alpha:
// SevenSegmentALU
module SevenSegmentALU(
    input clk, 
    input reset,
    input onesBtn, 
    input tensBtn, 
    input hundredsBtn, 
    input sign, 
    input enter, 
    output [6:0] seg,
    output [3:0] anode 
);
Size: roughly 1200 cells after synthesis, roughly 180 flip-flops, about 18 I/O pins, roughly 9200 um2 of cells after synthesis.
clock: 3.92 ns
lec_check: 0
abc_area: 1
cap_margin: 40
cell_pad_in_sites_global_placement: 0
core_aspect_ratio: 1.21
core_margin: 2
core_utilization: 72
cts_cluster_diameter: 332
cts_cluster_size: 41
gpl_timing_driven: 1
hold_slack_margin: 0.29
place_density_lb_addon: 0.2
setup_slack_margin: -0.19
slew_margin: 30
tns_end_percent: 95
run.sh (not shown) runs the stock make flow with config.mk's settings and CLKGATE_MAP_FILE=.
Layout checks on alpha: not met. Flow itself completed; violations: setup timing.
The inputs of beta differ from those of alpha as listed below.
Settings: a change of SLEW_MARGIN from 30 to 20; a deleted SETUP_SLACK_MARGIN that had been -0.19; a deleted PLACE_DENSITY_LB_ADDON that had been 0.2; a deleted CELL_PAD_IN_SITES_GLOBAL_PLACEMENT that had been 0; a deleted TNS_END_PERCENT that had been 95; a deleted CTS_CLUSTER_DIAMETER that had been 332; a deleted HOLD_SLACK_MARGIN that had been 0.29; a change of CAP_MARGIN from 40 to 20; a deleted GPL_TIMING_DRIVEN that had been 1; a change of CORE_UTILIZATION from 72 to 60; a deleted CORE_ASPECT_RATIO that had been 1.21; a deleted CTS_CLUSTER_SIZE that had been 41; a change of the clock period (ns, I/O delays scaled along) from 3.92 to 11.3.
beta: full flow OK, the timing, design-rule and antenna checks passed. Remaining max-slew budget at the tightest pin: beta worse than alpha. Global-route wire length before repair: beta < alpha. Achievable frequency: alpha and beta compared, higher one is alpha.
What gamma does differently from beta at the input level:
Settings: CELL_PAD_IN_SITES_GLOBAL_PLACEMENT now 3, previously not set; CORE_UTILIZATION now 40, was 60; ABC_AREA no longer set, was 1; TNS_END_PERCENT now 35, previously not set; the clock period (ns, I/O delays scaled along) now 10.0, was 11.3.
- gamma vs. beta: reg-to-reg setup timing slack went down by 2.11 ns.
- Relative to beta, first-pass GRT wire length has gone up in gamma.
- Critical path depth ends up lower on gamma.
- Summed standard-cell area reported by yosys of gamma falls short of that of beta slightly.
- Wire length in gamma vs beta: up 10%
- Maximum frequency: gamma worse than beta
- [gamma] sum of met2 wire segment lengths after detailed routing rose 13% relative to beta
Modified inputs, delta compared to gamma
Settings: putting GPL_TIMING_DRIVEN at 1 where nothing was set; swapping 2 for 4 in CORE_MARGIN; swapping 20 for 35 in SLEW_MARGIN; swapping 20 for 30 in CAP_MARGIN; putting CTS_CLUSTER_SIZE at 43 where nothing was set; putting HOLD_SLACK_MARGIN at 0.21 where nothing was set; putting GPL_ROUTABILITY_DRIVEN at 0 where nothing was set; putting ABC_AREA at 1 where nothing was set; putting MIN_ROUTING_LAYER at met2 where nothing was set.
## What came out
delta -> stages 100% | layout checks FAIL | DRC. Cells: delta has more instances than gamma. gamma has higher minimum clock period than delta. Going from gamma to delta, synthesized netlist cell count saw an increase, area after synthesis saw an increase.

---

== run A ==
Starting RTL as in the previous note.
Design SevenSegmentALU, start of the top module:
module SevenSegmentALU(
    input clk, 
    input reset,
    input onesBtn, 
    input tensBtn, 
    input hundredsBtn, 
    input sign, 
    input enter, 
    output [6:0] seg,
    output [3:0] anode 
);
    parameter DEBOUNCE_CLKS = 1000;
    wire resetPulse;
    systemResetHandler #(.DEBOUNCE_CLKS(DEBOUNCE_CLKS)) resetHandlerInstance (
        .clk(clk),
        .reset(reset),
        .resetPulse(resetPulse)
    );
    wire onesBtnPulse;
    buttonSyncPulse #(.DEBOUNCE_CLKS(DEBOUNCE_CLKS)) onesBtnGen (
        .clk(clk),
        .resetPulse(resetPulse), 
        .button(onesBtn),
        .buttonPulse(onesBtnPulse)
    );
    wire tensBtnPulse;
    buttonSyncPulse #(.DEBOUNCE_CLKS(DEBOUNCE_CLKS)) tensBtnGen (
        .clk(clk),
        .resetPulse(resetPulse), 
        .button(tensBtn),
        .buttonPulse(tensBtnPulse)
    );
    wire hundredsBtnPulse;
    buttonSyncPulse #(.DEBOUNCE_CLKS(DEBOUNCE_CLKS)) hundredsBtnGen (
        .clk(clk),
        .resetPulse(resetPulse), 
        .button(hundredsBtn),
        .buttonPulse(hundredsBtnPulse)
    );
    wire signPulse;
    buttonSyncPulse #(.DEBOUNCE_CLKS(DEBOUNCE_CLKS)) signBtnGen (
        .clk(clk),
        .resetPulse(resetPulse), 
        .button(sign),
        .buttonPulse(signPulse)
    );
    wire enterPulse;
  ...
clock: 6.93 ns
lec_check: 0
abc_area: 1
cap_margin: 10
core_margin: 2
core_utilization: 72
cts_cluster_diameter: 211
cts_cluster_size: 100
setup_slack_margin: 0.57
slew_margin: 20
tns_end_percent: 10
Run A reached the end of the flow, and the finished layout is clean on the timing, design-rule and antenna checks.
Edits applied to the flow inputs when going from run A to run B:
Settings: setting CORE_ASPECT_RATIO to 1.46 for the first time; changing CAP_MARGIN from 10 to 20; removing SETUP_SLACK_MARGIN (formerly 0.57); changing CTS_CLUSTER_SIZE from 100 to 98; changing CTS_CLUSTER_DIAMETER from 211 to 399; changing the clock period (ns, I/O delays scaled along) from 6.93 to 3.59.
Results
Run A completed end to end with timing, DRC and antenna clean.
From the logs: run B reached the end of the flow and failed the layout checks with setup timing.
Taking run A as the reference, in run B setup total negative slack down 3520 ps; fraction of synthesized cell area in xor and xnor cells flat.
For via count of the routed design, dividing the value from run B by the value from run A gives 1.07.
Proportion of total power due to net switching | run B above run A
Compared with run A, run B shows number of global-route vias before repair that has gone up by more than 10%.
Run B ends up with higher global-route wire length before repair than run A does.
Taking run A as the reference point, the critical path depth of run B rises by 6.5%.
Total length of routed met2 wires in run B is 29% higher than in run A
Run B against run A; total power is up by more than half.
Setup changes, run B to run C
Settings: CTS_CLUSTER_SIZE: 98 -> unset; CORE_UTILIZATION: 72 -> 40; TNS_END_PERCENT: 10 -> unset; CTS_CLUSTER_DIAMETER: 399 -> unset; ABC_AREA: 1 -> unset; CORE_ASPECT_RATIO: 1.46 -> unset; the clock period (ns, I/O delays scaled along): 3.59 -> 6.23.
## What came out
The flow did not stop early for run C: all stages ran, and the layout cleared the timing, design-rule and antenna checks.
Lower maximum VDD drop was reported by run C, not run B.
Taking run B as the reference point, the number of global-route vias before repair of run C falls by about 20%.
Per the comparison of run C with run B, via count decreased by 1548 relative to the old numbers; iteration tally of the first detailed-router pass now smaller.
> inputs changed (run C -> run D)
Settings: a change of CORE_UTILIZATION from 40 to 72; an added PLACE_DENSITY of 0.35; an added ABC_AREA of 1; a change of the clock period (ns, I/O delays scaled along) from 6.23 to 4.17.
Notes after the runs:
Of run C and run D, only run C finishes the flow clean. | run D | all stages done | FAIL | setup timing |. Between run D and run C, it is run D whose number of iterations in the first detailed-routing pass is higher, by 10. Re sequential fraction of total cell area: run C was higher than run D. Cmp run D and run C / post-layout worst setup margin / lower: run D. The count of buffers added by post-CTS timing repair for setup of run D exceeds that of run C by 46. Run D reports its beginning of the critical path as firstNumber[0] while run C reports secondNumber[10]. Run C → run D: total inserted antenna cells up 1, wire length of the first global-routing pass up about 44%. STATUS total power: run D loses against run C. For the area growth from synthesis to layout, run D came in 13 points higher than run C did. The netlist area before placement of run D was inferior to that of run C.
Power figures rest on the tool's default switching activity, not on a simulated workload.
